## axi_to_apb_bridge
module axi_to_apb_bridge (
    input  logic        clk,
    input  logic        rst_n,
    input  logic [31:0] awaddr,
    input  logic        awvalid,
    output logic        awready,
    input  logic [31:0] wdata,
    input  logic        wvalid,
    output logic        wready,
    output logic        bvalid,
    input  logic        bready,
    output logic        PSEL,
    output logic        PENABLE,
    output logic        PWRITE,
    output logic [31:0] PADDR,
    output logic [31:0] PWDATA
);
    typedef enum logic [2:0] {IDLE, SETUP, ACCESS, WAIT_DONE} state_t;
    state_t state;
    logic [31:0] addr_reg;
    int burst_cnt;
    localparam int burst_len = 4;
    always_ff @(posedge clk or negedge rst_n) begin
        if (!rst_n) begin
            state     <= IDLE;
            awready   <= 0;
            wready    <= 0;
            bvalid    <= 0;
            PSEL      <= 0;
            PENABLE   <= 0;
            PWRITE    <= 0;
            PADDR     <= 0;
            PWDATA    <= 0;
            addr_reg  <= 0;
            burst_cnt <= 0;
        end else begin
            case (state)
                IDLE: begin
                    if (awvalid) begin
                        awready <= 1;
                    end
                    if (awvalid && awready) begin
                        addr_reg  <= awaddr;
                        burst_cnt <= 0;
                        awready   <= 0;
                        state     <= SETUP;
                    end
                end
                SETUP: begin
                    if (wvalid) begin
  ...
For scale: about 1000 cells after synthesis, about 140 flip-flops, about 140 I/O pins, ~7200 um^2 of cells after synthesis.
Settings: LEC_CHECK=0, ABC_AREA=1, CAP_MARGIN=25, CELL_PAD_IN_SITES_DETAIL_PLACEMENT=0, CORE_ASPECT_RATIO=1.43, CORE_MARGIN=8, CORE_UTILIZATION=55, GPL_ROUTABILITY_DRIVEN=0, GPL_TIMING_DRIVEN=1, MIN_ROUTING_LAYER=met2, SETUP_SLACK_MARGIN=0.34, SLEW_MARGIN=20; clock period 4.24 ns.
run.sh (not shown) runs the stock make flow with config.mk's settings and CLKGATE_MAP_FILE=.
Then changed:
Settings changed: ABC_AREA 1 to unset, CAP_MARGIN 25 to 20, CELL_PAD_IN_SITES_DETAIL_PLACEMENT 0 to 1, CORE_MARGIN 8 to 2, CORE_UTILIZATION 55 to 36, GPL_ROUTABILITY_DRIVEN 0 to unset, GPL_TIMING_DRIVEN 1 to 0, MIN_ROUTING_LAYER met2 to unset.
Clock period 4.24 ns to 5.0 ns, I/O delays scaled along.
Worst hold slack gets better by 0.0044 ns.
Total power decreases by 9.7%.
Die size goes up by 17%.
Via count is lower by 41%.
Design area goes down by 2.2%.
Setup slack gains 0.28 ns.
Routed wire length drops by 5.1%.
Clock power shrinks by 20%.
Flip-flop count is unchanged.
First-iteration DRC count is lower by 91%.
Then changed:
Settings changed: CELL_PAD_IN_SITES_DETAIL_PLACEMENT 1 to unset, CORE_ASPECT_RATIO 1.43 to unset, CORE_UTILIZATION 36 to 60, GPL_TIMING_DRIVEN 0 to unset, SETUP_SLACK_MARGIN 0.34 to unset.
Clock period 5.0 ns to 2.18 ns, I/O delays scaled along.
Outcome:
- final cell count falls by about 10%
- hold slack gains 0.025 ns
- combinational power goes up by about 130%
- total power climbs by 140%
- critical path depth is lower by 2
- sequential power rises by 140%
- cell area increases by 1.1%
- clock power rises to 2.6 times its value
- clock-buffer cell count rose by 3
- via count increases by 4.2%
Then changed:
Settings changed: CORE_UTILIZATION 60 to 66, CTS_CLUSTER_SIZE set to 68.
Clock period 2.18 ns to 2.03 ns, I/O delays scaled along.
=> Now the flow produced a layout that fails on negative setup slack; synthesized cell count stays the same; worst hold slack loses 0.11 ns; global-route usage rose by 9.3 points; sequential share of layout area is about the same; routed wire length rose by a quarter to a third; clock-buffer cell count fell by 1; design area stays flat; fmax fell by a few percent; combinational power rose by about a fifth.
Then changed:
Settings changed: CORE_UTILIZATION 66 to 68, CTS_CLUSTER_SIZE 68 to 37.
Clock period 2.03 ns to 1.81 ns, I/O delays scaled along.
Result: Now the flow did not get past 4_1_cts. Area after synthesis stays the same. Die size is lower by 2.8%. Synthesized cell count does not change.
Then changed:
Settings changed: CORE_UTILIZATION 68 to 40, CTS_CLUSTER_SIZE 37 to unset.
Clock period 1.81 ns to 3.26 ns, I/O delays scaled along.
Effect: The new run produced a clean layout; synthesized cell count is unchanged; die area grows by well over a third; area after synthesis is unchanged.

---

Starting RTL as in the previous note.
==> flow/design.v (excerpt) <==
module axi_to_apb_bridge (
    input  logic        clk,
    input  logic        rst_n,
    input  logic [31:0] awaddr,
    input  logic        awvalid,
    output logic        awready,
    input  logic [31:0] wdata,
    input  logic        wvalid,
    output logic        wready,
    output logic        bvalid,
    input  logic        bready,
    output logic        PSEL,
    output logic        PENABLE,
    output logic        PWRITE,
    output logic [31:0] PADDR,
    output logic [31:0] PWDATA
);
make LEC_CHECK=0 ABC_AREA=1 CAP_MARGIN=20 CORE_MARGIN=2 CORE_UTILIZATION=65 CTS_CLUSTER_SIZE=95 SETUP_SLACK_MARGIN=0.54 SLEW_MARGIN=20 TNS_END_PERCENT=5 finish   # period 1.82 ns
The starting point finished but failed the layout checks on setup timing.
Then changed:
ABC_AREA = default   (was 1)
CORE_UTILIZATION = 58   (was 65)
CTS_CLUSTER_SIZE = default   (was 95)
SETUP_SLACK_MARGIN = default   (was 0.54)
TNS_END_PERCENT = default   (was 5)
clock period = 2.18 ns   (was 1.82 ns; I/O delays follow)
Effect: Now the flow ran to the end with no violations; total power fell by 23%; non-clock buffer count fell by 36; die area rose by 5.5%; critical path depth fell by 2; global-route usage fell by 17 points; combinational power fell by 27%.
Then changed:
CORE_UTILIZATION = 40   (was 58)
HOLD_SLACK_MARGIN = -0.04   (was default)
SETUP_SLACK_MARGIN = 1.08   (was default)
clock period = 5.0 ns   (was 2.18 ns; I/O delays follow)
- The new run ran to the end with no violations
- die area rises by well over a third
- routed wire length falls by a few percent
- global-route usage falls by 9.6 points
Then changed:
CTS_CLUSTER_DIAMETER = 288   (was default)
CTS_CLUSTER_SIZE = 63   (was default)
HOLD_SLACK_MARGIN = -0.1   (was -0.04)
SETUP_SLACK_MARGIN = -0.5   (was 1.08)
=> Global-route usage is unchanged; maximum frequency does not change; power does not change.
Then changed:
CORE_UTILIZATION = 66   (was 40)
CTS_CLUSTER_DIAMETER = default   (was 288)
CTS_CLUSTER_SIZE = 42   (was 63)
HOLD_SLACK_MARGIN = default   (was -0.1)
SETUP_SLACK_MARGIN = default   (was -0.5)
clock period = 1.88 ns   (was 5.0 ns; I/O delays follow)
With this change the flow ended with an error in global routing (5_1_grt); die size fell by 38%; area after synthesis is unchanged; synthesized cell count stays the same.
Then changed:
CORE_UTILIZATION = 72   (was 66)
CTS_CLUSTER_SIZE = default   (was 42)
PLACE_DENSITY_LB_ADDON = 0.01   (was default)
clock period = 0.917 ns   (was 1.88 ns; I/O delays follow)
What happened:
- With this change the flow died in detailed placement (3_5_place_dp), error DPL-0038
- synthesized cell count does not change
- synthesized area stays the same
- die area fell by a little under a tenth

---

Starting RTL as in the previous note.
Settings: LEC_CHECK=0, ABC_AREA=1, CAP_MARGIN=0, CORE_MARGIN=2, CORE_UTILIZATION=72, CTS_CLUSTER_DIAMETER=323, CTS_CLUSTER_SIZE=72, PLACE_DENSITY_LB_ADDON=0.01, SETUP_SLACK_MARGIN=0.27, SLEW_MARGIN=20; clock period 0.917 ns.
The starting point died in global placement (3_3_place_gp), error FLW-0024.
Rerun with:
- CTS_CLUSTER_DIAMETER: 323 -> 315
The new run never finished: it broke off in global placement (3_3_place_gp), error FLW-0024.
Die area is unchanged.
Synthesized area does not change.
Synthesized cell count is unchanged.
Rerun with:
- CAP_MARGIN: 0 -> 20
- CTS_CLUSTER_DIAMETER: 315 -> 370
- CTS_CLUSTER_SIZE: 72 -> 95
- PLACE_DENSITY: default -> 0.38
- PLACE_DENSITY_LB_ADDON: 0.01 -> default
- SETUP_SLACK_MARGIN: 0.27 -> default
- clock period: 0.917 -> 1.82 ns (I/O delays scaled with it)
=>
- The new run died in clock tree synthesis (4_1_cts) with DPL-0033
- synthesized area is unchanged
- synthesized cell count stays the same
- die size stays the same
Rerun with:
- ABC_AREA: 1 -> default
- CORE_UTILIZATION: 72 -> 32
- CTS_CLUSTER_DIAMETER: 370 -> default
- CTS_CLUSTER_SIZE: 95 -> default
- PLACE_DENSITY: 0.38 -> default
- clock period: 1.82 -> 7.07 ns (I/O delays scaled with it)
With this change the flow ran to the end with no violations.
Synthesized cell count shrinks by 37%.
Area after synthesis shrinks by about 6%.
Die size grows by about 110%.
Rerun with:
- CORE_UTILIZATION: 32 -> 65
- CTS_CLUSTER_SIZE: default -> 37
- clock period: 7.07 -> 1.98 ns (I/O delays scaled with it)
Effect: This time the run reached the layout checks and failed them: setup timing; wire length goes up by 61%; cell area came out higher by 5.1%; flip-flop count is unchanged; synthesized area does not change; worst setup slack loses 3500 ps; non-clock buffer count rises by 65; synthesized cell count does not change; combinational power goes up to 4.6 times its value.
Rerun with:
- CORE_UTILIZATION: 65 -> 40
- CTS_CLUSTER_SIZE: 37 -> default
- clock period: 1.98 -> 5.0 ns (I/O delays scaled with it)
What happened: This time the run ran to the end with no violations; worst setup slack gets better by 2000 ps; cell area is lower by 5.2%; first-iteration DRC count went down by 69%; critical path depth fell by 1; power went down by 65%; core utilization came out lower by 38 points; non-clock buffer count shrinks by 64.

---

Setup of red:
Starting RTL as in the previous note.
Settings: LEC_CHECK=0, ABC_AREA=1, CAP_MARGIN=20, CORE_MARGIN=2, CORE_UTILIZATION=70, CTS_CLUSTER_DIAMETER=200, CTS_CLUSTER_SIZE=68, PLACE_DENSITY=0.35, SETUP_SLACK_MARGIN=0.56, SLEW_MARGIN=20; clock period 1.84 ns.
The log for red ends in clock tree synthesis (4_1_cts) with error DPL-0038, so the run never completed.
[inputs] blue vs red
# red
export LEC_CHECK = 0
export ABC_AREA = 1
export CAP_MARGIN = 20
export CORE_MARGIN = 2
export CORE_UTILIZATION = 70
export CTS_CLUSTER_DIAMETER = 200
export CTS_CLUSTER_SIZE = 68
export PLACE_DENSITY = 0.35
export SETUP_SLACK_MARGIN = 0.56
export SLEW_MARGIN = 20
create_clock -name core_clock -period 1.84 [get_ports {clk}]
# blue
export LEC_CHECK = 0
export ABC_AREA = 1
export CAP_MARGIN = 20
export CORE_MARGIN = 2
export CORE_UTILIZATION = 70
export CTS_CLUSTER_DIAMETER = 200
export CTS_CLUSTER_SIZE = 68
export PLACE_DENSITY_LB_ADDON = 0.28
export SLEW_MARGIN = 20
create_clock -name core_clock -period 1.84 [get_ports {clk}]
--- outcome ---
- The layout from blue, despite a flow that completed every stage, fails the layout checks, with the failing checks listed as setup timing.
- Changes observed in blue relative to red: count of port buffers added during placement comparable; final HPWL from detailed placement rose by about 0.7%; routability-driven placement congestion ratio picked up an extra 3.2%; synthesized area now sits at about the same level.
- Comparing blue against red, there is no change at all in area of the chip.
- Comparing blue with red, the placed instance count came out essentially unchanged.
- The count of instantiated cells in the yosys netlist on blue is in line with that on red.
- Starting density of the core essentially unchanged between red and blue.
- | worst slack after detailed placement | blue vs red | better |

---

## main
axi_to_apb_bridge again, from the RTL that the note above started with.
==> flow/config.mk <==
export PLATFORM = sky130hd
export DESIGN_NAME = axi_to_apb_bridge
export DESIGN_NICKNAME = axi_to_apb_bridge
export VERILOG_FILES = /design/flow/design.v
export SDC_FILE = /design/flow/constraint.sdc
export NUM_CORES = 4
export LEC_CHECK = 0
export CAP_MARGIN = 0
export CELL_PAD_IN_SITES_GLOBAL_PLACEMENT = 2
export CORE_ASPECT_RATIO = 0.5
export CORE_MARGIN = 2
export CORE_UTILIZATION = 49
export CTS_CLUSTER_DIAMETER = 288
export CTS_CLUSTER_SIZE = 99
export HOLD_SLACK_MARGIN = -0.1
export PLACE_DENSITY = 0.87
export SETUP_SLACK_MARGIN = 1.13
export SLEW_MARGIN = 20
export TNS_END_PERCENT = 15
==> flow/constraint.sdc <==
create_clock -name core_clock -period 5.0 [get_ports {clk}]
set_input_delay 1.0000 -clock core_clock [delete_from_list [all_inputs] [get_ports {clk}]]
set_output_delay 1.0000 -clock core_clock [all_outputs]
set_load 0.01 [all_outputs]
Setup changes, main to the feature branch
Settings: CAP_MARGIN changed from 0 to 20; PLACE_DENSITY removed (was 0.87); SETUP_SLACK_MARGIN removed (was 1.13); CORE_ASPECT_RATIO removed (was 0.5); CORE_UTILIZATION changed from 49 to 67; CTS_CLUSTER_SIZE changed from 99 to 37; CELL_PAD_IN_SITES_GLOBAL_PLACEMENT removed (was 2); HOLD_SLACK_MARGIN removed (was -0.1); TNS_END_PERCENT removed (was 15); CTS_CLUSTER_DIAMETER removed (was 288); the clock period (ns, I/O delays scaled along) changed from 5.0 to 1.81.
- The feature branch did not finish: a tool error stopped it during clock tree synthesis.
- Chip height (higher): the feature branch
- Changes observed in the feature branch relative to main: post-detailed-placement half-perimeter wirelength climbed about 40%; die area dropped 3900 um^2; tally of unique sky130hd cells used after synthesis barely changed.

---

Setup of v43:
Starting RTL as in the previous note.
==> flow/design.v (excerpt) <==
module axi_to_apb_bridge (
    input  logic        clk,
    input  logic        rst_n,
    input  logic [31:0] awaddr,
    input  logic        awvalid,
    output logic        awready,
    input  logic [31:0] wdata,
    input  logic        wvalid,
    output logic        wready,
    output logic        bvalid,
    input  logic        bready,
    output logic        PSEL,
    output logic        PENABLE,
    output logic        PWRITE,
    output logic [31:0] PADDR,
    output logic [31:0] PWDATA
);
Settings: LEC_CHECK=0, ABC_AREA=1, CAP_MARGIN=5, CORE_MARGIN=2, CORE_UTILIZATION=69, CTS_CLUSTER_DIAMETER=195, CTS_CLUSTER_SIZE=49, GPL_ROUTABILITY_DRIVEN=0, MAX_ROUTING_LAYER=met5, MIN_ROUTING_LAYER=met1, PLACE_DENSITY=0.35, SLEW_MARGIN=10; clock period 1.86 ns.
The final report for v43 shows a completed flow and a layout that fails verification, specifically negative setup slack.
#### Input delta (v19 over v43)
==> flow/config.mk <==
export PLATFORM = sky130hd
export DESIGN_NAME = axi_to_apb_bridge
export DESIGN_NICKNAME = axi_to_apb_bridge
export VERILOG_FILES = /design/flow/design.v
export SDC_FILE = /design/flow/constraint.sdc
export NUM_CORES = 4
export LEC_CHECK = 0
export CAP_MARGIN = 30
export CORE_MARGIN = 2
export CORE_UTILIZATION = 61
export CTS_CLUSTER_DIAMETER = 305
export CTS_CLUSTER_SIZE = 98
export GPL_ROUTABILITY_DRIVEN = 0
export MAX_ROUTING_LAYER = met5
export MIN_ROUTING_LAYER = met1
export SLEW_MARGIN = 10
export TNS_END_PERCENT = 20
==> flow/constraint.sdc <==
create_clock -name core_clock -period 4.02 [get_ports {clk}]
set_input_delay 0.8040 -clock core_clock [delete_from_list [all_inputs] [get_ports {clk}]]
set_output_delay 0.8040 -clock core_clock [all_outputs]
set_load 0.01 [all_outputs]
Results
v19 reached the final stage; the timing, design-rule and antenna checks on its layout passed.
v19 vs. v43: multi-input logic portion of the cell area went up, via count went down, met1 demand-to-capacity share in global routing went down.
registers as the biggest power consumer among the groups was reported by v19, and combinational logic by v43.
v19 against v43: aggregate global-route resource usage went down 15 points; number of optimization iterations in the first detailed-route pass went down 7; headroom to the max-slew limit went down 23 points; transition at the pin with the smallest max-transition slack went up 0.34 ns; net count reported at finish went down 401.
diff inputs: v19 => v1
==> flow/config.mk <==
export PLATFORM = sky130hd
export DESIGN_NAME = axi_to_apb_bridge
export DESIGN_NICKNAME = axi_to_apb_bridge
export VERILOG_FILES = /design/flow/design.v
export SDC_FILE = /design/flow/constraint.sdc
export NUM_CORES = 4
export LEC_CHECK = 0
export ABC_AREA = 0
export CAP_MARGIN = 0
export CELL_PAD_IN_SITES_DETAIL_PLACEMENT = 1
export CELL_PAD_IN_SITES_GLOBAL_PLACEMENT = 3
export CORE_MARGIN = 2
export CORE_UTILIZATION = 61
export CTS_CLUSTER_SIZE = 68
export GPL_ROUTABILITY_DRIVEN = 1
export GPL_TIMING_DRIVEN = 1
export HOLD_SLACK_MARGIN = 0.28
export MAX_ROUTING_LAYER = met5
export MIN_ROUTING_LAYER = met2
export SLEW_MARGIN = 5
--- outcome ---
- Across v19 and v1, a clean result was obtained everywhere but in v1.
- Seen in the log of v1: GPL-0301 during 3_1_place_gp_skip_io, after which the run never completed.
- From v1 to v19, area after synthesis did not move at all.
- Core utilization before placement came out exactly the same in v19 and v1.
- Compared v1 against v19; per-instance average area after synthesis within noise.
- Reported for v19 and v1, overall die area turned out identical to the last digit.
- As far as basic-gate share of the synthesized area counting and, or, nand and nor cells goes, v19 and v1 are indistinguishable; the numbers are identical.
- Changes observed in v1 relative to v19: share of the synthesized netlist area taken by xor and xnor gates held, fraction of the yosys area taken by sequential cells roughly the same, synthesized cell count roughly the same, register bit count reported by yosys neither gained nor lost much.
- Reported for v19 and v1, chip height turned out identical to the last digit.
- Area of the core came out exactly the same in v19 and v1.
--- input diff v1..v33 ---
==> flow/config.mk <==
export PLATFORM = sky130hd
export DESIGN_NAME = axi_to_apb_bridge
export DESIGN_NICKNAME = axi_to_apb_bridge
export VERILOG_FILES = /design/flow/design.v
export SDC_FILE = /design/flow/constraint.sdc
export NUM_CORES = 4
export LEC_CHECK = 0
export CAP_MARGIN = 0
export CORE_ASPECT_RATIO = 0.5
export CORE_MARGIN = 2
export CORE_UTILIZATION = 61
export GPL_ROUTABILITY_DRIVEN = 0
export MAX_ROUTING_LAYER = met5
export MIN_ROUTING_LAYER = met1
export SLEW_MARGIN = 40
--- outcome ---
Run status, v1: aborted in 3_1_place_gp_skip_io, error GPL-0301. v33 went all the way through synthesis, placement and routing and the layout is clean on timing, DRC and antenna. Of v33 and v1, it is v33 that has the lower die extent in y. Synthesis area per yosys came out exactly the same in v1 and v33. Die boundary width for v33: about 40% up relative to v1. Diff v33..v1 | post-synthesis cell area | unchanged. Placeable core region in v33 is about 0.5% higher than in v1. v33 vs. v1: number of distinct standard cells referenced by the synthesized netlist held steady; die size saw an increase.
Power is estimated from default activity; no workload was simulated.
